File: config.mk
export PLATFORM = sky130hd
export DESIGN_NAME = systolic_top
export DESIGN_NICKNAME = systolic_top
export VERILOG_FILES = /design/flow/design.v
export SDC_FILE = /design/flow/constraint.sdc
export NUM_CORES = 4
export LEC_CHECK = 0
export CAP_MARGIN = 20
export CORE_MARGIN = 2
export CORE_UTILIZATION = 58
export CTS_CLUSTER_DIAMETER = 41
export HOLD_SLACK_MARGIN = 0.29
export SETUP_SLACK_MARGIN = 1.06
export SLEW_MARGIN = 20
export TNS_END_PERCENT = 5
File: constraint.sdc
create_clock -name core_clock -period 6.39 [get_ports {i_clk}]
set_input_delay 1.2780 -clock core_clock [delete_from_list [all_inputs] [get_ports {i_clk}]]
set_output_delay 1.2780 -clock core_clock [all_outputs]
set_load 0.01 [all_outputs]
File: design.v
module HA (input logic a, b, output logic s, c );
    assign s = a ^ b;
    assign c = a & b;
endmodule
module mBB (
    input  logic       en,
    input  logic [1:0] a, b, sel,
    output logic [3:0] p
);
    localparam UxU = 2'b00;
    localparam UxS = 2'b01;
    localparam SxU = 2'b10;
    localparam SxS = 2'b11;
    logic [1:0] ai, bi;
    logic [3:0] pi;
    assign ai = (!en)? 0 : (sel==UxS)? b : a;
    assign bi = (!en)? 0 : (sel==UxS)? a : b;
    logic [1:0] pp0, pp1;
    assign pp0 = { (ai[1] & bi[0]), (ai[0] & bi[0]) };
    assign pp1 = { (ai[1] & bi[1]), (ai[0] & bi[1]) };
    assign pi[0] = pp0[0];
    logic HA_p1_co;
    HA HA_p1(
        .a((sel==0)? pp0[1] : ~pp0[1]),
        .b((sel==0)? pp1[0] : ~pp1[0]),
        .c(HA_p1_co),
        .s(pi[1]));
    logic HA_p2_1_co, HA_p2_1_s;
    HA HA_p2_1(
        .a(1'b1),
        .b(pp1[1]),
        .c(HA_p2_1_co),
        .s(HA_p2_1_s));
    logic HA_p2_0_a, p3_0;
    assign HA_p2_0_a = (sel==0)? pp1[1] : HA_p2_1_s;
    HA HA_p2_0(
        .a(HA_p2_0_a),
        .b(HA_p1_co),
        .c(p3_0),
        .s(pi[2]));
    assign pi[3] = (sel==0)? p3_0: ~(HA_p2_1_co | p3_0);
    always @(*) begin
        if (en) begin
            case (sel)
                UxU, SxS: p <= pi;
                UxS, SxU: p <= (~bi[1])? pi : 
                        {(pi[3] ^ ai[1]) ^ (pi[2] & ai[0]),  
                         (pi[2] ^ ai[0]) ,  pi[1:0]};        
            endcase
        end else begin
            p <= 4'b0; 
        end
    end
endmodule
module mFU (
    input  logic        clk, nrst,
    input  logic [ 7:0] a, b,
    input  logic [ 1:0] mode,
    output logic [15:0] p
);
    localparam _8x8 = 2'b00;
    localparam _4x4 = 2'b01;
    localparam _2x2 = 2'b10;
    localparam NOOP = 2'b11;
    logic [15:0] en;
    always @(*) begin
        case (mode)
            _8x8: en = 16'b1111_1111_1111_1111;
            _4x4: en = 16'b1111_0000_0000_1111;
            _2x2: en = 16'b1001_0000_0000_1001; 
            default: en = 16'b0;
        endcase
    end
    logic [31:0] sel;
    always @(*) begin
        case (mode)
            _8x8: sel = 32'b11100100_10100000_01000100_00000000;
            _4x4: sel = 32'b11100100_00000000_00000000_11100100;
            _2x2: sel = 32'b11000011_00000000_00000000_11000011; 
            default: sel = 32'b0;
        endcase
    end
    logic [3:0] p0_ll, p0_hl, p0_lh, p0_hh;
    logic [3:0] p1_ll, p1_hl, p1_lh, p1_hh;
    logic [3:0] p2_ll, p2_hl, p2_lh, p2_hh;
    logic [3:0] p3_ll, p3_hl, p3_lh, p3_hh;
    mBB mbb_0_hh(.en(en[15]), .a(a[7:6]), .b(b[7:6]), .sel(sel[31:30]), .p(p0_hh));
    mBB mbb_0_hl(.en(en[14]), .a(a[7:6]), .b(b[5:4]), .sel(sel[29:28]), .p(p0_hl));
    mBB mbb_0_lh(.en(en[13]), .a(a[5:4]), .b(b[7:6]), .sel(sel[27:26]), .p(p0_lh));
    mBB mbb_0_ll(.en(en[12]), .a(a[5:4]), .b(b[5:4]), .sel(sel[25:24]), .p(p0_ll));
    mBB mbb_1_hh(.en(en[11]), .a(a[7:6]), .b(b[3:2]), .sel(sel[23:22]), .p(p1_hh));
    mBB mbb_1_hl(.en(en[10]), .a(a[7:6]), .b(b[1:0]), .sel(sel[21:20]), .p(p1_hl));
    mBB mbb_1_lh(.en(en[ 9]), .a(a[5:4]), .b(b[3:2]), .sel(sel[19:18]), .p(p1_lh));
    mBB mbb_1_ll(.en(en[ 8]), .a(a[5:4]), .b(b[1:0]), .sel(sel[17:16]), .p(p1_ll));
    mBB mbb_2_hh(.en(en[ 7]), .a(a[3:2]), .b(b[7:6]), .sel(sel[15:14]), .p(p2_hh));
    mBB mbb_2_hl(.en(en[ 6]), .a(a[3:2]), .b(b[5:4]), .sel(sel[13:12]), .p(p2_hl));
    mBB mbb_2_lh(.en(en[ 5]), .a(a[1:0]), .b(b[7:6]), .sel(sel[11:10]), .p(p2_lh));
    mBB mbb_2_ll(.en(en[ 4]), .a(a[1:0]), .b(b[5:4]), .sel(sel[ 9: 8]), .p(p2_ll));
    mBB mbb_3_hh(.en(en[ 3]), .a(a[3:2]), .b(b[3:2]), .sel(sel[ 7: 6]), .p(p3_hh));
    mBB mbb_3_hl(.en(en[ 2]), .a(a[3:2]), .b(b[1:0]), .sel(sel[ 5: 4]), .p(p3_hl));
    mBB mbb_3_lh(.en(en[ 1]), .a(a[1:0]), .b(b[3:2]), .sel(sel[ 3: 2]), .p(p3_lh));
    mBB mbb_3_ll(.en(en[ 0]), .a(a[1:0]), .b(b[1:0]), .sel(sel[ 1: 0]), .p(p3_ll));
    logic [7:0] p0, p1, p2, p3;
    logic p1_lh_ex, p2_hl_ex;
    logic p3_hl_ex, p3_lh_ex;
    assign p1_lh_ex = (mode==_8x8)? 0 : p1_lh[3];
    assign p2_hl_ex = (mode==_8x8)? 0 : p2_hl[3];
    assign p3_hl_ex = (mode==_8x8)? 0 : p3_hl[3];
    assign p3_lh_ex = (mode==_8x8)? 0 : p3_lh[3];
    assign p0 = {p0_hh,p0_ll} + { { {2{p0_hl[3]}} , p0_hl } + { {2{p0_lh[3]}} , p0_lh } , 2'b00};
    assign p1 = {p1_hh,p1_ll} + { { {2{p1_hl[3]}} , p1_hl } + { {2{p1_lh_ex}} , p1_lh } , 2'b00};
    assign p2 = {p2_hh,p2_ll} + { { {2{p2_hl_ex}} , p2_hl } + { {2{p2_lh[3]}} , p2_lh } , 2'b00};
    assign p3 = {p3_hh,p3_ll} + { { {2{p3_hl_ex}} , p3_hl } + { {2{p3_lh_ex}} , p3_lh } , 2'b00};
    always @(*) begin
        if (!nrst) begin
            p = 16'h0;
        end else begin
            case (mode)
                _8x8:    p = { p0, p3 } +  { { {4{p1[7]}} , p1 } + { {4{p2[7]}} , p2 } , 4'b0000 };
                _4x4:    p = {{8{p0[7]}},p0} + {{8{p3[7]}},p3};
                _2x2:    p = {{12{p0_hh[3]}},p0_hh} + {{12{p0_ll[3]}},p0_ll} + {{12{p3_hh[3]}},p3_hh} + {{12{p3_ll[3]}},p3_ll};
                default: p = 16'h0;
            endcase
        end
    end
endmodule
module pe #(
    parameter int DATA_WIDTH = 8
) (
    input logic i_clk, i_nrst, 
    input logic [1:0] i_mode,
    input logic [DATA_WIDTH-1:0] i_ifmap, i_weight,
    input logic [DATA_WIDTH*2-1:0] i_psum,
    input logic i_reg_clear,  
    input logic i_pe_en,   
    input logic i_psum_out_en,
    output logic [DATA_WIDTH-1:0] o_ifmap, o_weight,
    output logic [DATA_WIDTH*2-1:0] o_ofmap
);
    logic [DATA_WIDTH-1:0] reg_ifmap, reg_weight;
    logic [DATA_WIDTH*2-1:0] reg_psum, o_multiplier, reg_psum_out;
    always_ff @(posedge i_clk or negedge i_nrst) begin
        if (~i_nrst) begin
            reg_ifmap <= 0;
            reg_weight <= 0;
        end else begin
            if (i_reg_clear) begin
                reg_ifmap <= 0;
                reg_weight <= 0;
            end else if (i_pe_en) begin
                reg_ifmap <= i_ifmap;
                reg_weight <= i_weight;
            end
        end
    end
    mFU mfu (
        .clk(i_clk),
        .nrst(i_nrst),
        .a(i_ifmap),
        .b(i_weight),
        .mode(i_mode),
        .p(o_multiplier)
    );
    logic write_en;
    assign write_en = i_pe_en & (reg_ifmap != 0 & reg_weight != 0);
    always_ff @(posedge i_clk or negedge i_nrst) begin
        if(~i_nrst) begin
            reg_psum <= 0;
            reg_psum_out <= 0;
        end else begin
            if(i_psum_out_en) begin
                reg_psum_out <= reg_psum;
            end else if (i_reg_clear) begin
                reg_psum <= 0;
                reg_psum_out <= 0;
            end else if(i_pe_en) begin
                reg_psum <= reg_psum + o_multiplier;
            end 
        end
    end
    always_comb begin
        o_ifmap = reg_ifmap;
        o_weight = reg_weight;
        o_ofmap = reg_psum_out;
    end
endmodule
module systolic_array #(
    parameter DATA_WIDTH = 8,
    parameter WIDTH = 2,
    parameter HEIGHT = 2
) (
    input logic i_clk, i_nrst, i_reg_clear, i_pe_en, i_psum_out_en,
    input logic [1:0] i_mode,
    input logic [0:HEIGHT-1][DATA_WIDTH-1:0] i_ifmap, 
    input logic [0:WIDTH-1][DATA_WIDTH-1:0] i_weight,
    output logic [0:HEIGHT-1][DATA_WIDTH*2-1:0] o_ofmap
);
    logic [0:HEIGHT-1][0:WIDTH][DATA_WIDTH-1:0] mat_A;
    logic [0:HEIGHT][0:WIDTH-1][DATA_WIDTH-1:0] mat_B;
    logic [0:HEIGHT-1][0:WIDTH][DATA_WIDTH*2-1:0] mat_C;
    genvar jj;
    generate
        for (jj=0; jj < HEIGHT; jj++) begin : y_ios
            assign mat_A[jj][0] = i_ifmap[jj]; 
            assign o_ofmap[jj] = mat_C[jj][0];
        end
    endgenerate
    genvar ii;
    generate
        for (ii=0; ii < WIDTH; ii++) begin : x_ios
            assign mat_B[0][ii] = i_weight[ii];
        end
    endgenerate
    genvar i, j;
    generate
        for (j=0; j < HEIGHT; j++) begin : y_axis
            for (i=0; i < WIDTH; i++) begin : x_axis
                pe #(
                    .DATA_WIDTH(DATA_WIDTH)
                ) pe_inst (
                    .i_clk(i_clk),
                    .i_nrst(i_nrst),
                    .i_mode(i_mode),
                    .i_ifmap(mat_A[j][i]),
                    .i_weight(mat_B[j][i]),
                    .i_reg_clear(i_reg_clear),
                    .i_pe_en(i_pe_en),
                    .i_psum_out_en(i_psum_out_en),
                    .o_ifmap(mat_A[j][i+1]),
                    .o_weight(mat_B[j+1][i]),
                    .o_ofmap(mat_C[j][i])
                );
            end
        end
    endgenerate
endmodule
module systolic_top (
    input  logic         i_clk,
    input  logic         i_nrst,
    input  logic         i_reg_clear,
    input  logic         i_pe_en,
    input  logic         i_psum_out_en,
    input  logic [1:0]   i_mode,
    input  logic [63:0]  i_ifmap,    
    input  logic [7:0]   i_weight,
    output logic [127:0] o_ofmap     
);
    systolic_array #(
        .DATA_WIDTH(8),
        .WIDTH(1),
        .HEIGHT(8)
    ) systolic_array_inst (
        .i_clk(i_clk),
        .i_nrst(i_nrst),
        .i_mode(i_mode),
        .i_reg_clear(i_reg_clear),
        .i_pe_en(i_pe_en),
        .i_psum_out_en(i_psum_out_en),
        .i_ifmap(i_ifmap),
        .i_weight(i_weight),
        .o_ofmap(o_ofmap)
    );
endmodule
File: run.sh
#!/bin/bash
# the make line also repeats each setting of config.mk as NAME=value (left out here)
make -C /OpenROAD-flow-scripts/flow DESIGN_CONFIG=/design/flow/config.mk WORK_HOME=/design/flow/orfs CLKGATE_MAP_FILE= finish
==> summary.rpt, run 1 <==
OUTCOME
----------------------------------------------------------------------------------------
Result of the run                                                           finished with violations
Layout check fault list                                                     setup timing

POWER AND IR DROP
----------------------------------------------------------------------------------------
Internal power summed over all cells                                             9.34 mW
Combinational share of power                                                       65.7%
Sequential share of power                                                          15.0%
Power drawn by the combinational cells                                           10.4 mW
Power in sequential cells                                                        2.38 mW
Clk. pwr                                                                         3.05 mW
Net Sw Power                                                                     6.47 mW
Static leakage                                                                   41.7 nW
Peak supply drop                                                                0.263 mV
Sw Share                                                                           40.9%
Pwr per Cell Area                                                             206 mW/mm2
Leading power group                                                         combinational cells
Part of the power in the clock network                                             19.3%

WORST SETUP PATH
----------------------------------------------------------------------------------------
Data required time at the worst endpoint                                         6940 ps
Setup slack of the most critical reg-to-reg path                                 -420 ps
Crit end category                                                              flip-flop
Most frequent CP cell                                                               ha_4
Endpoint arrival time on the critical path                                       8290 ps
Critical path start-end classification                                         in -> reg
Critical Path Fanout Max                                                               5
Kind of start point of the critical path                                      input port
Category of cells accounting for the largest share of critical-path delay   AND-OR/OR-AND gates
Worst setup path startpoint                                                    i_mode[1]
Worst r2r path cells                                                                  40
Buf/Inv on CP                                                                         11
Number of gates on the worst path with buffers counted                                45
Slowest cell on the critical path                                                  or3_4
Largest stage delay on the critical path                                          390 ps

CTS
----------------------------------------------------------------------------------------
Buffer type at the clock tree root                                             clkbuf_16
Cts bufs inserted                                                                     53
Number of clock sinks                                                                312
Number of levels in the clock H-tree                                                   2
Clk slew on worst S/H paths                                                        60 ps
TritonCTS clock tree                                                                done
Clk ins delay skew pair                                                           660 ps
Maximum clock path buffer count                                                        3

LOGIC SYNTHESIS
----------------------------------------------------------------------------------------
Nets at Floorplan                                                                  8,318
Yosys synthesis chip area                                                     0.0561 mm2
Post-synthesis mux area share                                                      2.68%
Instance count of the mapped netlist                                               7,017
Adder-cell area share of the yosys netlist                                         29.6%
Largest type area fraction                                                         23.3%
Post-synth EDFFs                                                                       0
Average instance area after synthesis                                           8.00 um2
Synthesized-area fraction occupied by ao, oa, aoi and oai cells                    20.8%
Synth Cell Area                                                               0.0561 mm2
Total cells reported by yosys after synthesis                                      7,017
Unique cell types                                                                     73
Commonest cells in the netlist                                              1,046 x ha_1, 696 x a21oi_1, 640 x nand2_1
Seq share, synth                                                                   13.9%
Ys Warns                                                                               3
Most instantiated library cell after synthesis                                      ha_1
Library cell occupying the most area in the post-synthesis netlist                  ha_1
Top cells by area                                                           ha_1 23%, dfrtp_1 14%, xnor2_1 8.1%
XOR-XNOR Cells, Area Fraction                                                      10.2%
Synth Area in Simple Gates                                                         16.2%
Main logic family after synthesis                                            adder cells
Proportion of synthesized flip-flops having asynchronous set or reset               100%
Top_reg_cell synth                                                               dfrtp_1
Ys flops                                                                             312

MIN PATH
----------------------------------------------------------------------------------------
Number of cells on the worst hold path                                                 1
Path type of the worst min-delay path                                         reg -> reg

CELLS AND AREA
----------------------------------------------------------------------------------------
Post-route standard cell area excluding fillers                               0.0769 mm2
Layout-stage area growth over the synthesis result                                 37.0%
Final core occ                                                                     79.9%
Final nets                                                                         9,916
Number of fillers in the final layout                                              6,730
Final Non-Filler Cells                                                             9,939

DETAILED ROUTING
----------------------------------------------------------------------------------------
Post-DR vias/cell                                                                   5.85
Number of nets with antenna violations after detailed routing                          0
Initial detailed-routing violation count                                           3,714
DR vias                                                                           58,134
Detailed Routing Iterations Pass 1                                                     8
Drt drc                                                                                0
WL/cell                                                                          19.6 um
Drt total wl                                                                  195,000 um

FINAL TIMING
----------------------------------------------------------------------------------------
Final worst clock skew                                                           27.2 ps
Final setup violation count                                                           84
Min setup slack post-route                                                      -1360 ps
Achievable clock frequency                                                       129 MHz
Unrepaired setup endpoints after global routing                                     true
Rel. slew slack                                                                    27.2%
Final tally of max-slew violations                                                     0
Fraction of the cycle the final worst path needs                                    121%
Count of final hold-check violations                                                   0
Time the worst path needs with I/O delays and setup                              7750 ps
Worst slew pin tran                                                              1090 ps
Final setup TNS                                                               -62,850 ps

PLACEMENT
----------------------------------------------------------------------------------------
Post-Place Cells                                                                   9,768
Routability congestion estimate                                                    0.950
Dpl ws                                                                          -2470 ps
Number of port buffers                                                               206
HPWL Detailed                                                                 153,000 um
Area of placed instances                                                      0.0719 mm2

FLOORPLANNING
----------------------------------------------------------------------------------------
Die Ht                                                                            315 um
# rows                                                                               114
Number of top-level pins                                                             207
Starting Density                                                                   58.3%
Core Footprint                                                                0.0963 mm2
Area of the die                                                               0.0993 mm2
Die W                                                                             315 um

FLOW RUN
----------------------------------------------------------------------------------------
Maximum capacitance violations                                                         0
Tool warning count                                                                    37

GLOBAL ROUTING
----------------------------------------------------------------------------------------
Leftover overflow at the end of global routing                                         0
Wire length of the first global-routing pass                                  303,000 um
Initial antenna violation count                                                        9
Largest net degree at the start of global routing                                     85
Number of global-route vias before repair                                         59,718
Global-route total usage across every layer                                        38.1%

[final cells by class]
type                    instances  area (um2)  area share [%]
multi-input cells            5726       47800            62.1
repair buffers               1922       15500            20.2
flip-flops and latches        312        7810            10.2
inverters                     600        2300            2.99
well taps                    1276        1600            2.08
clock buffers                  65        1460            1.90
clock inverters                34         448           0.583
diodes                          4        10.0          0.0130
[routing by layer]
metal / wire length, um / global-route usage, % / part of all wire, % / up-vias
li1: - / - / - / 27757
met1: 72000 / 40.1 / 37 / 27898
met2: 96900 / 69.6 / 50 / 1748
met3: 8520 / 3.93 / 4.4 / 727
met4: 17300 / 29.2 / 8.9 / 4
met5: 31 / 0 / 0.016 / -
[repair_timing]
| item | CTS | global route |
|---|---|---|
| setup endpoints to repair | 120 | 113 |
| resized | 245 | 285 |
| cloned | 0 | 1 |
| hold buffers | 0 | 0 |
| setup buffers | 35 | 32 |
| pin swaps | 198 | 291 |
[stage by stage]
stage	power (mW)	hold slack (ps)
floorplan	7.71	476
global placement	11.7	479
detailed placement	11.9	479
CTS	15.4	499
global route	16.9	510
finish	15.8	494
==> run 2: changes to the inputs <==
Settings changed: CELL_PAD_IN_SITES_DETAIL_PLACEMENT set to 0, CELL_PAD_IN_SITES_GLOBAL_PLACEMENT set to 0, CORE_UTILIZATION 58 to 72, CTS_CLUSTER_DIAMETER 41 to unset, CTS_CLUSTER_SIZE set to 35, GPL_TIMING_DRIVEN set to 1, HOLD_SLACK_MARGIN 0.29 to unset, MAX_ROUTING_LAYER set to met4, PLACE_DENSITY_LB_ADDON set to 0.26, SETUP_SLACK_MARGIN 1.06 to unset, TNS_END_PERCENT 5 to unset.
Clock period 6.39 ns to 8.88 ns, I/O delays scaled along.
==> summary.rpt, run 2 <==
FLOORPLANNING
------------------------------------------------------------------------------------
Die Ht                                                                        283 um
Area of the die                                                           0.0802 mm2
# rows                                                                           102
Core Footprint                                                            0.0773 mm2
Number of top-level pins                                                         207
Starting Density                                                               72.6%
Die W                                                                         283 um

GLOBAL ROUTING
------------------------------------------------------------------------------------
Leftover overflow at the end of global routing                                    15
Global-route total usage across every layer                                    64.9%

CTS
------------------------------------------------------------------------------------
Number of levels in the clock H-tree                                               2
Buffer type at the clock tree root                                         clkbuf_16
Number of clock sinks                                                            312
Maximum clock path buffer count                                                    3
Cts bufs inserted                                                                 36

LOGIC SYNTHESIS
------------------------------------------------------------------------------------
XOR-XNOR Cells, Area Fraction                                                  10.2%
Synth Cell Area                                                           0.0561 mm2
Post-synth EDFFs                                                                   0
Top cells by area                                                       ha_1 23%, dfrtp_1 14%, xnor2_1 8.1%
Commonest cells in the netlist                                          1,046 x ha_1, 696 x a21oi_1, 640 x nand2_1
Ys flops                                                                         312
Synth Area in Simple Gates                                                     16.2%
Main logic family after synthesis                                        adder cells
Total cells reported by yosys after synthesis                                  7,017
Synthesized-area fraction occupied by ao, oa, aoi and oai cells                20.8%
Largest type area fraction                                                     23.3%
Most instantiated library cell after synthesis                                  ha_1
Yosys synthesis chip area                                                 0.0561 mm2
Average instance area after synthesis                                       8.00 um2
Unique cell types                                                                 73
Library cell occupying the most area in the post-synthesis netlist              ha_1
Top_reg_cell synth                                                           dfrtp_1
Seq share, synth                                                               13.9%
Post-synthesis mux area share                                                  2.68%
Proportion of synthesized flip-flops having asynchronous set or reset           100%
Ys Warns                                                                           3
Instance count of the mapped netlist                                           7,017
Nets at Floorplan                                                              8,318
Adder-cell area share of the yosys netlist                                     29.6%

PLACEMENT
------------------------------------------------------------------------------------
HPWL Detailed                                                             159,000 um
Area of placed instances                                                  0.0677 mm2
Routability congestion estimate                                                 1.05
Dpl ws                                                                      -1150 ps
Number of port buffers                                                           206
Post-Place Cells                                                               9,128

OUTCOME
------------------------------------------------------------------------------------
Failed at                                                               global routing
Result of the run                                                       did not finish
First error                                                             [ERROR GRT-0116] Global routing finished with congestion. Check the congestion regions in the DRC Viewer.

run 2: per-stage QoR:
stage	util, %	hold slack (ps)	setup TNS [ps]
2_1_floorplan	-	476	0
3_3_place_gp	87.5	480	-7790
3_5_place_dp	87.5	480	-31180
4_1_cts	89.3	499	0
run 2: metal layers:
layer / GRT overflow / GRT usage, %
met3: 3 / 40.3
met1: 0 / 61.4
met2: 3 / 86.9
met5: - / -
met4: 9 / 66.6
run 2: what timing repair did:
item / 4_1_cts
setup buffers: 4
gates resized: 43
setup endpoints to repair: 39
pin swaps: 8
hold buffers: 0
==> run 3: changes to the inputs <==
Settings changed: ABC_AREA set to 1, CELL_PAD_IN_SITES_DETAIL_PLACEMENT 0 to unset, CELL_PAD_IN_SITES_GLOBAL_PLACEMENT 0 to unset, CTS_CLUSTER_SIZE 35 to 22, GPL_TIMING_DRIVEN 1 to unset, MAX_ROUTING_LAYER met4 to met5, PLACE_DENSITY set to 0.91, PLACE_DENSITY_LB_ADDON 0.26 to unset, SLEW_MARGIN 20 to 40, TNS_END_PERCENT set to 100.
Clock period 8.88 ns to 7.68 ns, I/O delays scaled along.
==> summary.rpt, run 3 <==
FLOORPLANNING
------------------------------------------------------------------------------------
# rows                                                                           105
Die W                                                                         291 um
Number of top-level pins                                                         207
Area of the die                                                           0.0847 mm2
Starting Density                                                               72.4%
Core Footprint                                                            0.0818 mm2
Die Ht                                                                        291 um

LOGIC SYNTHESIS
------------------------------------------------------------------------------------
Ys Warns                                                                           3
Ys flops                                                                         312
Total cells reported by yosys after synthesis                                  8,938
Synth Cell Area                                                           0.0593 mm2
XOR-XNOR Cells, Area Fraction                                                  7.52%
Top cells by area                                                       ha_1 22%, dfrtp_1 13%, nand2_1 12%
Library cell occupying the most area in the post-synthesis netlist              ha_1
Commonest cells in the netlist                                          1,830 x nand2_1, 1,462 x inv_1, 1,046 x ha_1
Instance count of the mapped netlist                                           8,938
Most instantiated library cell after synthesis                               nand2_1
Adder-cell area share of the yosys netlist                                     28.0%
Nets at Floorplan                                                             10,239
Yosys synthesis chip area                                                 0.0593 mm2
Seq share, synth                                                               13.2%
Synthesized-area fraction occupied by ao, oa, aoi and oai cells                17.0%
Unique cell types                                                                 57
Proportion of synthesized flip-flops having asynchronous set or reset           100%
Average instance area after synthesis                                       6.63 um2
Post-synth EDFFs                                                                   0
Top_reg_cell synth                                                           dfrtp_1
Synth Area in Simple Gates                                                     23.0%
Main logic family after synthesis                                        adder cells
Post-synthesis mux area share                                                0.0380%
Largest type area fraction                                                     22.1%

PLACEMENT
------------------------------------------------------------------------------------
HPWL Detailed                                                             208,000 um
Dpl ws                                                                      -1890 ps
Number of port buffers                                                           206
Routability congestion estimate                                                 1.04
Area of placed instances                                                  0.0751 mm2
Post-Place Cells                                                              11,544

OUTCOME
------------------------------------------------------------------------------------
Result of the run                                                       did not finish
Failed at                                                               clock tree synthesis
First error                                                             [ERROR DPL-0038] Utilization greater than 100%, impossible to legalize

[run 3: metrics by stage]
| stage | util (%) | total power, mW |
|---|---|---|
| 2_1_floorplan | - | 7.05 |
| 3_3_place_gp | 91.8 | 10.5 |
| 3_5_place_dp | 91.8 | 11.4 |
==> run 4: changes to the inputs <==
Settings changed: CELL_PAD_IN_SITES_DETAIL_PLACEMENT set to 0, CELL_PAD_IN_SITES_GLOBAL_PLACEMENT set to 1, CORE_UTILIZATION 72 to 58, CTS_CLUSTER_DIAMETER set to 60, CTS_CLUSTER_SIZE 22 to 61, GPL_TIMING_DRIVEN set to 1, MAX_ROUTING_LAYER met5 to met4, PLACE_DENSITY 0.91 to unset, SLEW_MARGIN 40 to 20, TNS_END_PERCENT 100 to unset.
Clock period 7.68 ns to 5.36 ns, I/O delays scaled along.
==> summary.rpt, run 4 <==
LOGIC SYNTHESIS
----------------------------------------------------------------------------------------
Adder-cell area share of the yosys netlist                                         28.0%
Average instance area after synthesis                                           6.63 um2
Seq share, synth                                                                   13.2%
Post-synthesis mux area share                                                    0.0380%
Library cell occupying the most area in the post-synthesis netlist                  ha_1
Total cells reported by yosys after synthesis                                      8,938
Ys flops                                                                             312
XOR-XNOR Cells, Area Fraction                                                      7.52%
Instance count of the mapped netlist                                               8,938
Top_reg_cell synth                                                               dfrtp_1
Commonest cells in the netlist                                              1,830 x nand2_1, 1,462 x inv_1, 1,046 x ha_1
Most instantiated library cell after synthesis                                   nand2_1
Yosys synthesis chip area                                                     0.0593 mm2
Proportion of synthesized flip-flops having asynchronous set or reset               100%
Synth Cell Area                                                               0.0593 mm2
Nets at Floorplan                                                                 10,239
Post-synth EDFFs                                                                       0
Top cells by area                                                           ha_1 22%, dfrtp_1 13%, nand2_1 12%
Synthesized-area fraction occupied by ao, oa, aoi and oai cells                    17.0%
Largest type area fraction                                                         22.1%
Main logic family after synthesis                                            adder cells
Unique cell types                                                                     57
Synth Area in Simple Gates                                                         23.0%
Ys Warns                                                                               3

DETAILED ROUTING
----------------------------------------------------------------------------------------
Detailed Routing Iterations Pass 1                                                    17
Number of nets with antenna violations after detailed routing                          0
WL/cell                                                                          23.6 um
Drt drc                                                                                0
Drt total wl                                                                  296,000 um
Initial detailed-routing violation count                                          11,961
DR vias                                                                           80,598
Post-DR vias/cell                                                                   6.42

WORST SETUP PATH
----------------------------------------------------------------------------------------
Critical path start-end classification                                         in -> reg
Data required time at the worst endpoint                                         5860 ps
Worst r2r path cells                                                                  43
Endpoint arrival time on the critical path                                       8650 ps
Buf/Inv on CP                                                                         11
Crit end category                                                              flip-flop
Slowest cell on the critical path                                                   ha_1
Kind of start point of the critical path                                      input port
Number of gates on the worst path with buffers counted                                45
Largest stage delay on the critical path                                          310 ps
Most frequent CP cell                                                               ha_4
Setup slack of the most critical reg-to-reg path                                -1850 ps
Worst setup path startpoint                                                    i_mode[0]
Critical Path Fanout Max                                                               6
Category of cells accounting for the largest share of critical-path delay   AND-OR/OR-AND gates

FINAL TIMING
----------------------------------------------------------------------------------------
Rel. slew slack                                                                   -16.0%
Unrepaired setup endpoints after global routing                                     true
Final setup TNS                                                              -186,450 ps
Worst slew pin tran                                                              1730 ps
Min setup slack post-route                                                      -2790 ps
Fraction of the cycle the final worst path needs                                    152%
Count of final hold-check violations                                                   0
Time the worst path needs with I/O delays and setup                              8150 ps
Final tally of max-slew violations                                                    13
Achievable clock frequency                                                       123 MHz
Final worst clock skew                                                           88.0 ps
Final setup violation count                                                          110

POWER AND IR DROP
----------------------------------------------------------------------------------------
PnR Total Power                                                                  24.8 mW
Peak supply drop                                                                0.349 mV
Power in sequential cells                                                        3.23 mW
Part of the power in the clock network                                             12.1%
Clk. pwr                                                                         3.00 mW
Combinational share of power                                                       74.9%
Pwr per Cell Area                                                             269 mW/mm2
Static leakage                                                                   47.9 nW
Sw Share                                                                           49.1%
Power drawn by the combinational cells                                           18.6 mW
Net Sw Power                                                                     12.2 mW
Leading power group                                                         combinational cells
Internal power summed over all cells                                             12.6 mW
Sequential share of power                                                          13.0%

FLOORPLANNING
----------------------------------------------------------------------------------------
Die Ht                                                                            324 um
Die W                                                                             324 um
Core Footprint                                                                 0.102 mm2
Starting Density                                                                   58.4%
# rows                                                                               117
Area of the die                                                                0.105 mm2
Number of top-level pins                                                             207

CTS
----------------------------------------------------------------------------------------
Cts bufs inserted                                                                     38
Count of hold buffers inserted by post-cts repair                                      0
Clk slew on worst S/H paths                                                        90 ps
Clk ins delay skew pair                                                           670 ps
Maximum clock path buffer count                                                        3
Buffer type at the clock tree root                                             clkbuf_16
Number of levels in the clock H-tree                                                   2
Number of clock sinks                                                                312
TritonCTS clock tree                                                                done

PLACEMENT
----------------------------------------------------------------------------------------
Routability congestion estimate                                                     1.06
Dpl ws                                                                          -3340 ps
HPWL Detailed                                                                 183,000 um
Number of port buffers                                                               206
Post-Place Cells                                                                  12,172

CELLS AND AREA
----------------------------------------------------------------------------------------
Layout-stage area growth over the synthesis result                                 55.7%
Final nets                                                                        12,436
Final Non-Filler Cells                                                            12,558
Final core occ                                                                     90.9%

MIN PATH
----------------------------------------------------------------------------------------
Path type of the worst min-delay path                                        in -> async

GLOBAL ROUTING
----------------------------------------------------------------------------------------
Initial antenna violation count                                                       23
Largest net degree at the start of global routing                                    135
Wire length of the first global-routing pass                                  383,000 um
Number of global-route vias before repair                                         72,134
Leftover overflow at the end of global routing                                         0
Global-route total usage across every layer                                        47.4%

FLOW RUN
----------------------------------------------------------------------------------------
Tool warning count                                                                    47
Maximum capacitance violations                                                         1

OUTCOME
----------------------------------------------------------------------------------------
Result of the run                                                           finished with violations
Layout check fault list                                                     capacitance limit, slew limit, setup timing

run 4: area by class of cell:
type / count / area (um2)
multi-input cells: 6870 / 55100
clock buffers: 41 / 993
flip-flops and latches: 312 / 7810
inverters: 1469 / 5670
fillers: 4492 / 9270
well taps: 1368 / 1710
repair buffers: 2444 / 20600
diodes: 25 / 62.6
clock inverters: 29 / 414
run 4: per-stage QoR:
step,hold slack [ps],instance area (um2)
after detailed placement,472,80100
after floorplan,471,62800
after CTS,375,87700
after global placement,460,80100
final,372,92300
after global routing,390,92300
run 4: timing repair:
action	in CTS	in global routing
resized	996	798
pin swaps	589	693
setup buffers	187	126
gates cloned	11	4
setup endpoints to repair	119	112
run 4: metal layers:
layer | GRT usage, % | wire length [um]
met4 | 23.6 | 27200
met1 | 59.0 | 102000
met2 | 70.7 | 121000
met5 | - | 0
met3 | 12.7 | 45800
==> run 5: changes to the inputs <==
Settings changed: ABC_AREA 1 to unset, CELL_PAD_IN_SITES_DETAIL_PLACEMENT 0 to unset, CELL_PAD_IN_SITES_GLOBAL_PLACEMENT 1 to unset, CORE_UTILIZATION 58 to 55, CTS_CLUSTER_DIAMETER 60 to unset, CTS_CLUSTER_SIZE 61 to unset, GPL_TIMING_DRIVEN 1 to unset, MAX_ROUTING_LAYER met4 to unset, SETUP_SLACK_MARGIN set to 2.64, TNS_END_PERCENT set to 5.
Clock period 5.36 ns to 10.0 ns, I/O delays scaled along.
==> summary.rpt, run 5 <==
PLACEMENT
----------------------------------------------------------------------------------------
Number of port buffers                                                               206
HPWL Detailed                                                                 136,000 um
Post-Place Cells                                                                   8,407
Area of placed instances                                                      0.0609 mm2
Routability congestion estimate                                                    0.940

LOGIC SYNTHESIS
----------------------------------------------------------------------------------------
Nets at Floorplan                                                                  8,318
Synth Cell Area                                                               0.0561 mm2
Main logic family after synthesis                                            adder cells
Adder-cell area share of the yosys netlist                                         29.6%
Average instance area after synthesis                                           8.00 um2
XOR-XNOR Cells, Area Fraction                                                      10.2%
Unique cell types                                                                     73
Seq share, synth                                                                   13.9%
Top_reg_cell synth                                                               dfrtp_1
Instance count of the mapped netlist                                               7,017
Top cells by area                                                           ha_1 23%, dfrtp_1 14%, xnor2_1 8.1%
Ys flops                                                                             312
Post-synth EDFFs                                                                       0
Post-synthesis mux area share                                                      2.68%
Synthesized-area fraction occupied by ao, oa, aoi and oai cells                    20.8%
Commonest cells in the netlist                                              1,046 x ha_1, 696 x a21oi_1, 640 x nand2_1
Library cell occupying the most area in the post-synthesis netlist                  ha_1
Total cells reported by yosys after synthesis                                      7,017
Yosys synthesis chip area                                                     0.0561 mm2
Proportion of synthesized flip-flops having asynchronous set or reset               100%
Synth Area in Simple Gates                                                         16.2%
Largest type area fraction                                                         23.3%
Most instantiated library cell after synthesis                                      ha_1
Ys Warns                                                                               3

WORST SETUP PATH
----------------------------------------------------------------------------------------
Buf/Inv on CP                                                                          8
Kind of start point of the critical path                                      input port
Most frequent CP cell                                                               ha_1
Critical path start-end classification                                         in -> reg
Setup slack of the most critical reg-to-reg path                                 2710 ps
Worst r2r path cells                                                                  37
Category of cells accounting for the largest share of critical-path delay    adder cells
Largest stage delay on the critical path                                          330 ps
Number of gates on the worst path with buffers counted                                43
Data required time at the worst endpoint                                       10,490 ps
Endpoint arrival time on the critical path                                       9180 ps
Crit end category                                                              flip-flop
Worst setup path startpoint                                                    i_mode[0]
Critical Path Fanout Max                                                               7
Slowest cell on the critical path                                                   ha_1

POWER AND IR DROP
----------------------------------------------------------------------------------------
Pwr per Cell Area                                                             125 mW/mm2
Clk. pwr                                                                         1.44 mW
Power in sequential cells                                                        1.52 mW
Leading power group                                                         combinational cells
Internal power summed over all cells                                             4.51 mW
Combinational share of power                                                       63.8%
Part of the power in the clock network                                             17.6%
Static leakage                                                                   34.5 nW
Sw Share                                                                           44.7%
Peak supply drop                                                                0.134 mV
Net Sw Power                                                                     3.65 mW
Sequential share of power                                                          18.6%
Power drawn by the combinational cells                                           5.20 mW

CTS
----------------------------------------------------------------------------------------
Maximum clock path buffer count                                                        3
Clk ins delay skew pair                                                           610 ps
Number of clock sinks                                                                312
Number of levels in the clock H-tree                                                   2
Clk slew on worst S/H paths                                                        60 ps
Count of hold buffers inserted by post-cts repair                                      0
TritonCTS clock tree                                                                done
Buffer type at the clock tree root                                             clkbuf_16
Cts bufs inserted                                                                     39

DETAILED ROUTING
----------------------------------------------------------------------------------------
WL/cell                                                                          21.0 um
Drt drc                                                                                0
Detailed Routing Iterations Pass 1                                                     6
Number of nets with antenna violations after detailed routing                          0
Initial detailed-routing violation count                                           3,112
Drt total wl                                                                  181,000 um
Post-DR vias/cell                                                                   5.96
DR vias                                                                           51,371

FINAL TIMING
----------------------------------------------------------------------------------------
Final worst clock skew                                                           33.0 ps
Fraction of the cycle the final worst path needs                                   86.8%
Count of final hold-check violations                                                   0
Final setup violation count                                                            0
Unrepaired setup endpoints after global routing                                     true
Worst slew pin tran                                                              1090 ps
Final tally of max-slew violations                                                     0
Time the worst path needs with I/O delays and setup                              8680 ps
Achievable clock frequency                                                       115 MHz
Rel. slew slack                                                                    27.2%
Final setup TNS                                                                     0 ps

CELLS AND AREA
----------------------------------------------------------------------------------------
Final Non-Filler Cells                                                             8,616
Post-route standard cell area excluding fillers                               0.0653 mm2
Final nets                                                                         8,518
Layout-stage area growth over the synthesis result                                 16.3%

FLOORPLANNING
----------------------------------------------------------------------------------------
Core Footprint                                                                 0.101 mm2
Die Ht                                                                            323 um
Number of top-level pins                                                             207
# rows                                                                               117
Starting Density                                                                   55.3%
Area of the die                                                                0.105 mm2
Die W                                                                             323 um

GLOBAL ROUTING
----------------------------------------------------------------------------------------
Global-route total usage across every layer                                        34.1%
Initial antenna violation count                                                        7
Number of global-route vias before repair                                         51,496
Wire length of the first global-routing pass                                  280,000 um
Leftover overflow at the end of global routing                                         0
Largest net degree at the start of global routing                                    173

OUTCOME
----------------------------------------------------------------------------------------
Result of the run                                       no timing/DRC/antenna violations

MIN PATH
----------------------------------------------------------------------------------------
Number of cells on the worst hold path                                                 1
Path type of the worst min-delay path                                         reg -> reg

FLOW RUN
----------------------------------------------------------------------------------------
Tool warning count                                                                    42
Maximum capacitance violations                                                         0

[run 5: area by class of cell]
type                            instances  area [um2]
Antenna cell                            4        10.0
Clock buffer                           54        1120
Clock inverter                         14         140
Fill cell                            8903       36200
Inverter                              600        2300
Multi-Input combinational cell       5726       46800
Sequential cell                       312        7810
Tap cell                             1368        1710
Timing Repair Buffer                  538        5370
[run 5: routing by layer]
layer	routed length (um)	global-route usage, %
met5	27	0
met4	13000	21.5
met3	6170	2.43
met2	91800	63.6
met1	70000	37.4
[run 5: timing repair]
action	in CTS	in global routing
setup endpoints to repair	93	88
pin swaps	107	150
buffers inserted	70	50
gates cloned	13	3
gates resized	156	167
[run 5: metrics by stage]
step           setup slack (ps)  util (%)  power [mW]  hold WS [ps]
2_1_floorplan              1710         -        4.92           476
3_3_place_gp               34.8      60.0        6.25           479
3_5_place_dp               32.1      60.0        6.30           479
4_1_cts                    1460      63.0        7.99           498
5_1_grt                    1030      64.3        8.78           506
6_report                   1320      64.3        8.16           490
==> run 6: changes to the inputs <==
Settings changed: CAP_MARGIN 20 to 5, CORE_UTILIZATION 55 to 72, CTS_CLUSTER_DIAMETER set to 41, CTS_CLUSTER_SIZE set to 40, MAX_ROUTING_LAYER set to met4, SETUP_SLACK_MARGIN 2.64 to 1.27, TNS_END_PERCENT 5 to unset.
Clock period 10.0 ns to 9.25 ns, I/O delays scaled along.
==> summary.rpt, run 6 <==
LOGIC SYNTHESIS
------------------------------------------------------------------------------------
Synth Cell Area                                                           0.0561 mm2
Main logic family after synthesis                                        adder cells
Post-synthesis mux area share                                                  2.68%
Instance count of the mapped netlist                                           7,017
Synthesized-area fraction occupied by ao, oa, aoi and oai cells                20.8%
Total cells reported by yosys after synthesis                                  7,017
Yosys synthesis chip area                                                 0.0561 mm2
Proportion of synthesized flip-flops having asynchronous set or reset           100%
XOR-XNOR Cells, Area Fraction                                                  10.2%
Library cell occupying the most area in the post-synthesis netlist              ha_1
Ys flops                                                                         312
Top cells by area                                                       ha_1 23%, dfrtp_1 14%, xnor2_1 8.1%
Average instance area after synthesis                                       8.00 um2
Post-synth EDFFs                                                                   0
Ys Warns                                                                           3
Largest type area fraction                                                     23.3%
Most instantiated library cell after synthesis                                  ha_1
Top_reg_cell synth                                                           dfrtp_1
Synth Area in Simple Gates                                                     16.2%
Nets at Floorplan                                                              8,318
Adder-cell area share of the yosys netlist                                     29.6%
Seq share, synth                                                               13.9%
Commonest cells in the netlist                                          1,046 x ha_1, 696 x a21oi_1, 640 x nand2_1
Unique cell types                                                                 73

CTS
------------------------------------------------------------------------------------
Number of clock sinks                                                            312
Cts bufs inserted                                                                 42
Buffer type at the clock tree root                                         clkbuf_16
Number of levels in the clock H-tree                                               2
Maximum clock path buffer count                                                    3

FLOORPLANNING
------------------------------------------------------------------------------------
Starting Density                                                               72.6%
Core Footprint                                                            0.0773 mm2
# rows                                                                           102
Die W                                                                         283 um
Number of top-level pins                                                         207
Area of the die                                                           0.0802 mm2
Die Ht                                                                        283 um

OUTCOME
------------------------------------------------------------------------------------
First error                                                             [ERROR GRT-0232] Routing congestion too high. Check the congestion heatmap in the GUI.
Result of the run                                                       did not finish
Failed at                                                               global routing

GLOBAL ROUTING
------------------------------------------------------------------------------------
Global-route total usage across every layer                                    82.7%
Leftover overflow at the end of global routing                                 1,251

PLACEMENT
------------------------------------------------------------------------------------
Routability congestion estimate                                                0.991
Number of port buffers                                                           206
HPWL Detailed                                                             139,000 um
Area of placed instances                                                  0.0642 mm2

## run 6: per-stage QoR
stage	util (%)	instances	setup slack [ps]
2_1_floorplan	-	7017	1110
3_3_place_gp	83.0	8558	-7.12
3_5_place_dp	83.0	8558	-256
4_1_cts	89.3	8771	939
## run 6: per-layer routing
metal,track usage [%],GRT overflow
met5,-,-
met4,87.8,314
met3,59.4,27
met2,101,897
met1,79.8,13
## run 6: what timing repair did
item,in CTS
buffers inserted,124
cloned,12
pin swaps,307
gates resized,389
hold buffers,0
endpoints found under the setup margin,63
==> run 7: changes to the inputs <==
Settings changed: CAP_MARGIN 5 to 20, CELL_PAD_IN_SITES_DETAIL_PLACEMENT set to 0, CELL_PAD_IN_SITES_GLOBAL_PLACEMENT set to 0, CORE_UTILIZATION 72 to 66, CTS_CLUSTER_DIAMETER 41 to 60, CTS_CLUSTER_SIZE 40 to 61, GPL_TIMING_DRIVEN set to 1, SETUP_SLACK_MARGIN 1.27 to unset.
Clock period 9.25 ns to 8.0 ns, I/O delays scaled along.
==> summary.rpt, run 7 <==
OUTCOME
----------------------------------------------------------------------------------------
Result of the run                                                           finished with violations
Layout check fault list                                                     setup timing

POWER AND IR DROP
----------------------------------------------------------------------------------------
Leading power group                                                         combinational cells
Sequential share of power                                                          15.6%
Net Sw Power                                                                     5.43 mW
Power in sequential cells                                                        1.91 mW
Combinational share of power                                                       70.8%
Static leakage                                                                   40.6 nW
Power drawn by the combinational cells                                           8.63 mW
Internal power summed over all cells                                             6.76 mW
PnR Total Power                                                                  12.2 mW
Clk. pwr                                                                         1.66 mW
Part of the power in the clock network                                             13.6%
Peak supply drop                                                                0.206 mV
Pwr per Cell Area                                                             162 mW/mm2
Sw Share                                                                           44.6%

LOGIC SYNTHESIS
----------------------------------------------------------------------------------------
Adder-cell area share of the yosys netlist                                         29.6%
Proportion of synthesized flip-flops having asynchronous set or reset               100%
Average instance area after synthesis                                           8.00 um2
Post-synthesis mux area share                                                      2.68%
Most instantiated library cell after synthesis                                      ha_1
XOR-XNOR Cells, Area Fraction                                                      10.2%
Commonest cells in the netlist                                              1,046 x ha_1, 696 x a21oi_1, 640 x nand2_1
Seq share, synth                                                                   13.9%
Nets at Floorplan                                                                  8,318
Ys Warns                                                                               3
Synthesized-area fraction occupied by ao, oa, aoi and oai cells                    20.8%
Library cell occupying the most area in the post-synthesis netlist                  ha_1
Instance count of the mapped netlist                                               7,017
Ys flops                                                                             312
Largest type area fraction                                                         23.3%
Post-synth EDFFs                                                                       0
Synth Area in Simple Gates                                                         16.2%
Yosys synthesis chip area                                                     0.0561 mm2
Top_reg_cell synth                                                               dfrtp_1
Top cells by area                                                           ha_1 23%, dfrtp_1 14%, xnor2_1 8.1%
Main logic family after synthesis                                            adder cells
Synth Cell Area                                                               0.0561 mm2
Total cells reported by yosys after synthesis                                      7,017
Unique cell types                                                                     73

FINAL TIMING
----------------------------------------------------------------------------------------
Worst slew pin tran                                                              1220 ps
Time the worst path needs with I/O delays and setup                              8750 ps
Count of final hold-check violations                                                   0
Min setup slack post-route                                                       -753 ps
Fraction of the cycle the final worst path needs                                    109%
Final worst clock skew                                                           23.4 ps
Final setup violation count                                                           27
Final tally of max-slew violations                                                     0
Rel. slew slack                                                                    18.6%
Unrepaired setup endpoints after global routing                                     true
Final setup TNS                                                                 -5590 ps
Achievable clock frequency                                                       114 MHz

GLOBAL ROUTING
----------------------------------------------------------------------------------------
Most congested layer reported by global routing                                     met2
GR Util met2                                                                       74.2%
Largest net degree at the start of global routing                                     96
Global-route total usage across every layer                                        44.3%
Initial antenna violation count                                                        8
Leftover overflow at the end of global routing                                         0
Global-route met1 utilization                                                      45.9%
Wire length of the first global-routing pass                                  302,000 um
Met3 capacity usage during global routing                                          6.18%
Number of global-route vias before repair                                         59,960

CTS
----------------------------------------------------------------------------------------
Buffer type at the clock tree root                                             clkbuf_16
Cts bufs inserted                                                                     29
Maximum clock path buffer count                                                        3
Clk slew on worst S/H paths                                                       100 ps
TritonCTS clock tree                                                                done
Number of clock sinks                                                                312
Clk ins delay skew pair                                                           630 ps
Number of levels in the clock H-tree                                                   1

DETAILED ROUTING
----------------------------------------------------------------------------------------
Detailed Routing Iterations Pass 1                                                    10
Post-DR vias/cell                                                                   6.33
DR vias                                                                           61,009
Initial detailed-routing violation count                                           5,890
WL/cell                                                                          21.7 um
Drt total wl                                                                  209,000 um
Number of nets with antenna violations after detailed routing                          0
Drt drc                                                                                0

WORST SETUP PATH
----------------------------------------------------------------------------------------
Largest stage delay on the critical path                                          760 ps
Crit end category                                                              flip-flop
Worst setup path startpoint                                                    i_mode[0]
Kind of start point of the critical path                                      input port
Category of cells accounting for the largest share of critical-path delay   AND-OR/OR-AND gates
Critical Path Fanout Max                                                               7
Most frequent CP cell                                                               ha_1
Buf/Inv on CP                                                                          6
Endpoint arrival time on the critical path                                       9270 ps
Setup slack of the most critical reg-to-reg path                                  610 ps
Critical path start-end classification                                         in -> reg
Worst r2r path cells                                                                  31
Slowest cell on the critical path                                                 nor3_1
Data required time at the worst endpoint                                         8510 ps
Number of gates on the worst path with buffers counted                                40

MIN PATH
----------------------------------------------------------------------------------------
Path type of the worst min-delay path                                         reg -> reg
Number of cells on the worst hold path                                                 1

FLOORPLANNING
----------------------------------------------------------------------------------------
Die W                                                                             296 um
Core Footprint                                                                0.0840 mm2
# rows                                                                               106
Die Ht                                                                            296 um
Number of top-level pins                                                             207
Area of the die                                                               0.0874 mm2
Starting Density                                                                   66.8%

CELLS AND AREA
----------------------------------------------------------------------------------------
Post-route standard cell area excluding fillers                               0.0750 mm2
Final core occ                                                                     89.4%
Final nets                                                                         9,768
Layout-stage area growth over the synthesis result                                 33.7%
Number of fillers in the final layout                                              4,208

PLACEMENT
----------------------------------------------------------------------------------------
HPWL Detailed                                                                 149,000 um
Number of port buffers                                                               206
Area of placed instances                                                      0.0702 mm2
Dpl ws                                                                          -1260 ps
Routability congestion estimate                                                     1.01

FLOW RUN
----------------------------------------------------------------------------------------
Maximum capacitance violations                                                         0
Tool warning count                                                                    36

## run 7: stage by stage
| step | cells | hold WS [ps] |
|---|---|---|
| 2_1_floorplan | 7017 | 476 |
| 3_3_place_gp | 9480 | 480 |
| 3_5_place_dp | 9480 | 479 |
| 4_1_cts | 9548 | 503 |
| 5_1_grt | 9631 | 515 |
| 6_report | 9631 | 502 |
## run 7: layout make-up
class                           instances  area, um2  share of cell area [%]
Inverter                              600       2290                    3.05
Antenna cell                            8       20.0                  0.0267
Multi-Input combinational cell       5726      47700                    63.6
Tap cell                             1134       1420                    1.89
Timing Repair Buffer                 1798      14600                    19.5
Clock buffer                           30        729                   0.972
Sequential cell                       312       7810                    10.4
Clock inverter                         23        437                   0.582
## run 7: timing repair
action / 4_1_cts / 5_1_grt
hold buffers: 0 / 0
setup buffers: 15 / 73
setup endpoints to repair: 51 / 52
pin swaps: 54 / 395
resized: 83 / 491
cloned: 0 / 4
## run 7: routing by layer
metal  up-vias  wire, um
li1      27481         -
met1     28763     70600
met2      3314     96900
met3      1451     17800
met4         0     24100
met5         -         0
==> run 8: changes to the inputs <==
Settings changed: CELL_PAD_IN_SITES_DETAIL_PLACEMENT 0 to unset, CELL_PAD_IN_SITES_GLOBAL_PLACEMENT 0 to unset, CORE_UTILIZATION 66 to 61, CTS_CLUSTER_DIAMETER 60 to unset, CTS_CLUSTER_SIZE 61 to 37, GPL_TIMING_DRIVEN 1 to unset, MAX_ROUTING_LAYER met4 to unset, TNS_END_PERCENT set to 5.
Clock period 8.0 ns to 5.4 ns, I/O delays scaled along.
==> summary.rpt, run 8 <==
FINAL TIMING
----------------------------------------------------------------------------------------
Final setup TNS                                                              -148,120 ps
Achievable clock frequency                                                       130 MHz
Unrepaired setup endpoints after global routing                                     true
Final tally of max-slew violations                                                     0
Rel. slew slack                                                                    33.4%
Final setup violation count                                                          108
Time the worst path needs with I/O delays and setup                              7690 ps
Min setup slack post-route                                                      -2290 ps
Worst slew pin tran                                                               999 ps
Count of final hold-check violations                                                   0
Final worst clock skew                                                           51.3 ps
Fraction of the cycle the final worst path needs                                    142%

CELLS AND AREA
----------------------------------------------------------------------------------------
Area taken by multi-input logic gates                                         0.0476 mm2
Final Non-Filler Cells                                                             9,819
Number of fillers in the final layout                                              5,887
Flip-flop and latch area                                                     0.00781 mm2
Layout-stage area growth over the synthesis result                                 35.7%
Final nets                                                                         9,902

CTS
----------------------------------------------------------------------------------------
Cts bufs inserted                                                                     37
Clk slew on worst S/H paths                                                        80 ps
Number of levels in the clock H-tree                                                   2
Number of clock sinks                                                                312
Buffer type at the clock tree root                                             clkbuf_16
Maximum clock path buffer count                                                        3
Clk ins delay skew pair                                                           610 ps
Count of hold buffers inserted by post-cts repair                                      0
TritonCTS clock tree                                                                done

WORST SETUP PATH
----------------------------------------------------------------------------------------
Worst setup path startpoint                                                    i_mode[1]
Buf/Inv on CP                                                                          8
Category of cells accounting for the largest share of critical-path delay   AND-OR/OR-AND gates
Crit end category                                                              flip-flop
Slowest cell on the critical path                                                   ha_1
Critical path start-end classification                                         in -> reg
Critical Path Fanout Max                                                               5
Worst r2r path cells                                                                  35
Endpoint arrival time on the critical path                                       8150 ps
Setup slack of the most critical reg-to-reg path                                -1480 ps
Largest stage delay on the critical path                                          360 ps
Data required time at the worst endpoint                                         5860 ps
Kind of start point of the critical path                                      input port
Number of gates on the worst path with buffers counted                                41

LOGIC SYNTHESIS
----------------------------------------------------------------------------------------
Largest type area fraction                                                         23.3%
Adder-cell area share of the yosys netlist                                         29.6%
XOR-XNOR Cells, Area Fraction                                                      10.2%
Proportion of synthesized flip-flops having asynchronous set or reset               100%
Post-synth EDFFs                                                                       0
Instance count of the mapped netlist                                               7,017
Top cells by area                                                           ha_1 23%, dfrtp_1 14%, xnor2_1 8.1%
Yosys synthesis chip area                                                     0.0561 mm2
Main logic family after synthesis                                            adder cells
Unique cell types                                                                     73
Ys flops                                                                             312
Total cells reported by yosys after synthesis                                      7,017
Synth Area in Simple Gates                                                         16.2%
Ys Warns                                                                               3
Commonest cells in the netlist                                              1,046 x ha_1, 696 x a21oi_1, 640 x nand2_1
Top_reg_cell synth                                                               dfrtp_1
Nets at Floorplan                                                                  8,318
Post-synthesis mux area share                                                      2.68%
Synthesized-area fraction occupied by ao, oa, aoi and oai cells                    20.8%
Average instance area after synthesis                                           8.00 um2
Synth Cell Area                                                               0.0561 mm2
Library cell occupying the most area in the post-synthesis netlist                  ha_1
Seq share, synth                                                                   13.9%
Most instantiated library cell after synthesis                                      ha_1

POWER AND IR DROP
----------------------------------------------------------------------------------------
Power drawn by the combinational cells                                           12.4 mW
Power in sequential cells                                                        2.81 mW
Static leakage                                                                   41.5 nW
Combinational share of power                                                       68.8%
PnR Total Power                                                                  18.0 mW
Part of the power in the clock network                                             15.6%
Clk. pwr                                                                         2.81 mW
Sequential share of power                                                          15.6%
Internal power summed over all cells                                             10.5 mW
Pwr per Cell Area                                                             236 mW/mm2
Net Sw Power                                                                     7.52 mW
Peak supply drop                                                                0.324 mV
Sw Share                                                                           41.8%
Leading power group                                                         combinational cells

FLOW RUN
----------------------------------------------------------------------------------------
Tool warning count                                                                    37
Maximum capacitance violations                                                         0

PLACEMENT
----------------------------------------------------------------------------------------
Number of port buffers                                                               206
HPWL Detailed                                                                 153,000 um
Routability congestion estimate                                                    0.948
Post-Place Cells                                                                   9,677
Dpl ws                                                                          -3310 ps

FLOORPLANNING
----------------------------------------------------------------------------------------
Core Footprint                                                                0.0914 mm2
Starting Density                                                                   61.4%
Number of top-level pins                                                             207
# rows                                                                               111
Area of the die                                                               0.0944 mm2
Die W                                                                             307 um
Die Ht                                                                            307 um

DETAILED ROUTING
----------------------------------------------------------------------------------------
DR vias                                                                           59,303
Post-DR vias/cell                                                                   6.04
Number of nets with antenna violations after detailed routing                          0
WL/cell                                                                          20.4 um
Drt total wl                                                                  200,000 um
Initial detailed-routing violation count                                           4,319
Detailed Routing Iterations Pass 1                                                     8
Drt drc                                                                                0

GLOBAL ROUTING
----------------------------------------------------------------------------------------
Largest net degree at the start of global routing                                     78
Number of global-route vias before repair                                         61,025
Initial antenna violation count                                                        9
Leftover overflow at the end of global routing                                         0
Wire length of the first global-routing pass                                  310,000 um
Global-route total usage across every layer                                        41.1%

MIN PATH
----------------------------------------------------------------------------------------
Path type of the worst min-delay path                                        in -> async

OUTCOME
----------------------------------------------------------------------------------------
Layout check fault list                                                     setup timing
Result of the run                                                           finished with violations

==> run 8: repair_timing <==
| item | 4_1_cts | 5_1_grt |
|---|---|---|
| gates resized | 333 | 169 |
| setup endpoints to repair | 117 | 112 |
| cloned | 5 | 0 |
| pin swaps | 211 | 141 |
| buffers inserted | 49 | 22 |
==> run 8: area by class of cell <==
| cell class | count | area share (%) |
|---|---|---|
| inverter | 600 | 3.02 |
| tap | 1186 | 1.95 |
| clock inverter | 20 | 0.353 |
| multi-input combinational | 5726 | 62.6 |
| clock buffer | 46 | 1.34 |
| timing repair buffer | 1924 | 20.5 |
| antenna | 5 | 0.0164 |
| sequential | 312 | 10.3 |
==> run 8: through the flow <==
stage / area (um2) / hold slack, ps / util, %
6_report: 76200 / 357 / 83.3
3_5_place_dp: 71600 / 480 / 78.4
3_3_place_gp: 71600 / 480 / 78.4
4_1_cts: 75100 / 342 / 82.2
5_1_grt: 76200 / 372 / 83.3
2_1_floorplan: 57200 / 476 / -
==> run 8: layer usage <==
metal	wire [um]	part of all wire, %	track usage, %	up-vias
li1	-	-	-	27706
met1	70800	35	42.1	28394
met5	67	0.034	0	-
met2	97300	49	73.4	2191
met4	20800	10	36.0	10
met3	10900	5.5	5.51	1002
==> run 9: changes to the inputs <==
Settings changed: CAP_MARGIN 20 to 10, CELL_PAD_IN_SITES_DETAIL_PLACEMENT set to 0, CELL_PAD_IN_SITES_GLOBAL_PLACEMENT set to 0, CORE_UTILIZATION 61 to 68, CTS_CLUSTER_DIAMETER set to 60, CTS_CLUSTER_SIZE 37 to 61, GPL_TIMING_DRIVEN set to 1, MAX_ROUTING_LAYER set to met4, TNS_END_PERCENT 5 to unset.
Clock period 5.4 ns to 8.48 ns, I/O delays scaled along.
==> summary.rpt, run 9 <==
CTS
----------------------------------------------------------------------------------------
Maximum clock path buffer count                                                        3
TritonCTS clock tree                                                                done
Clk ins delay skew pair                                                           650 ps
Clk slew on worst S/H paths                                                        80 ps
Number of levels in the clock H-tree                                                   1
Number of clock sinks                                                                312
Cts bufs inserted                                                                     30
Buffer type at the clock tree root                                             clkbuf_16

POWER AND IR DROP
----------------------------------------------------------------------------------------
Peak supply drop                                                                0.224 mV
Net Sw Power                                                                     4.84 mW
Sequential share of power                                                          16.3%
Pwr per Cell Area                                                             152 mW/mm2
Sw Share                                                                           43.7%
Clk. pwr                                                                         1.60 mW
Static leakage                                                                   40.0 nW
Power in sequential cells                                                        1.81 mW
Power drawn by the combinational cells                                           7.67 mW
Internal power summed over all cells                                             6.24 mW
Combinational share of power                                                       69.2%
Leading power group                                                         combinational cells
PnR Total Power                                                                  11.1 mW
Part of the power in the clock network                                             14.5%

FINAL TIMING
----------------------------------------------------------------------------------------
Rel. slew slack                                                                    32.6%
Fraction of the cycle the final worst path needs                                    102%
Final setup violation count                                                            2
Achievable clock frequency                                                       115 MHz
Worst slew pin tran                                                              1010 ps
Final setup TNS                                                                  -342 ps
Min setup slack post-route                                                       -191 ps
Worst-case hold slack                                                             506 ps
Unrepaired setup endpoints after global routing                                     true
Final worst clock skew                                                           26.0 ps
Final tally of max-slew violations                                                     0
Time the worst path needs with I/O delays and setup                              8670 ps
Count of final hold-check violations                                                   0

PLACEMENT
----------------------------------------------------------------------------------------
HPWL Detailed                                                                 151,000 um
Routability congestion estimate                                                     1.01
Number of port buffers                                                               206
Area of placed instances                                                      0.0696 mm2
Dpl ws                                                                          -1040 ps

OUTCOME
----------------------------------------------------------------------------------------
Result of the run                                                           finished with violations
Layout check fault list                                                     setup timing

LOGIC SYNTHESIS
----------------------------------------------------------------------------------------
Synthesized-area fraction occupied by ao, oa, aoi and oai cells                    20.8%
Seq share, synth                                                                   13.9%
XOR-XNOR Cells, Area Fraction                                                      10.2%
Proportion of synthesized flip-flops having asynchronous set or reset               100%
Unique cell types                                                                     73
Ys Warns                                                                               3
Commonest cells in the netlist                                              1,046 x ha_1, 696 x a21oi_1, 640 x nand2_1
Instance count of the mapped netlist                                               7,017
Ys flops                                                                             312
Total cells reported by yosys after synthesis                                      7,017
Adder-cell area share of the yosys netlist                                         29.6%
Post-synthesis mux area share                                                      2.68%
Post-synth EDFFs                                                                       0
Synth Cell Area                                                               0.0561 mm2
Synth Area in Simple Gates                                                         16.2%
Main logic family after synthesis                                            adder cells
Top cells by area                                                           ha_1 23%, dfrtp_1 14%, xnor2_1 8.1%
Yosys synthesis chip area                                                     0.0561 mm2
Nets at Floorplan                                                                  8,318
Most instantiated library cell after synthesis                                      ha_1
Top_reg_cell synth                                                               dfrtp_1
Largest type area fraction                                                         23.3%
Average instance area after synthesis                                           8.00 um2
Library cell occupying the most area in the post-synthesis netlist                  ha_1

FLOORPLANNING
----------------------------------------------------------------------------------------
Core Footprint                                                                0.0818 mm2
Die W                                                                             291 um
Die Ht                                                                            291 um
Number of top-level pins                                                             207
Area of the die                                                               0.0848 mm2
# rows                                                                               105
Starting Density                                                                   68.6%

DETAILED ROUTING
----------------------------------------------------------------------------------------
Post-DR vias/cell                                                                   6.35
Drt total wl                                                                  200,000 um
DR vias                                                                           60,272
Detailed Routing Iterations Pass 1                                                     9
Number of nets with antenna violations after detailed routing                          0
WL/cell                                                                          21.0 um
Drt drc                                                                                0
Initial detailed-routing violation count                                           4,780

WORST SETUP PATH
----------------------------------------------------------------------------------------
Slowest cell on the critical path                                                 o41a_1
Crit end category                                                              flip-flop
Category of cells accounting for the largest share of critical-path delay   AND-OR/OR-AND gates
Number of gates on the worst path with buffers counted                                42
Setup slack of the most critical reg-to-reg path                                  750 ps
Kind of start point of the critical path                                      input port
Data required time at the worst endpoint                                         9000 ps
Buf/Inv on CP                                                                          8
Largest stage delay on the critical path                                          410 ps
Worst setup path startpoint                                                    i_mode[0]
Critical path start-end classification                                         in -> reg
Worst r2r path cells                                                                  38
Endpoint arrival time on the critical path                                       9200 ps
Critical Path Fanout Max                                                               5

CELLS AND AREA
----------------------------------------------------------------------------------------
Final nets                                                                         9,695
Post-route standard cell area excluding fillers                               0.0726 mm2
Number of fillers in the final layout                                              4,274
Layout-stage area growth over the synthesis result                                 29.4%

MIN PATH
----------------------------------------------------------------------------------------
Number of cells on the worst hold path                                                 1
Path type of the worst min-delay path                                         reg -> reg

GLOBAL ROUTING
----------------------------------------------------------------------------------------
Wire length of the first global-routing pass                                  305,000 um
Leftover overflow at the end of global routing                                         0
Initial antenna violation count                                                        4
Largest net degree at the start of global routing                                    182
Number of global-route vias before repair                                         61,784
Global-route total usage across every layer                                        45.7%

FLOW RUN
----------------------------------------------------------------------------------------
Maximum capacitance violations                                                         0
Tool warning count                                                                    37

==> run 9: metal layers <==
metal,up-vias,part of all wire [%],track usage [%]
li1,27323,-,-
met1,28370,33,43.3
met2,3104,48,78.3
met3,1475,7.2,6.43
met4,0,12,46.0
met5,-,0,-
==> run 9: cell type report <==
class	instances	area, um2	share of cell area [%]
inverter	600	2270	3.12
antenna	4	10.0	0.0138
timing repair buffer	1724	13900	19.1
clock buffer	32	790	1.09
multi-input combinational	5726	46200	63.6
sequential	312	7810	10.7
tap	1070	1340	1.84
clock inverter	23	379	0.522
==> run 9: per-stage QoR <==
step / utilization (%) / cells
2_1_floorplan: - / 7017
3_3_place_gp: 85.0 / 9394
3_5_place_dp: 85.0 / 9394
4_1_cts: 86.7 / 9452
5_1_grt: 88.8 / 9490
6_report: 88.8 / 9491
==> run 9: timing repair <==
action / in CTS / in global routing
pin swaps: 13 / 153
endpoints found under the hold margin: 0 / 0
cloned: 0 / 2
setup endpoints to repair: 28 / 49
hold buffers: 0 / 0
gates resized: 46 / 309
setup buffers: 3 / 32
No activity file was given, so power comes from the tool's default toggle rates.
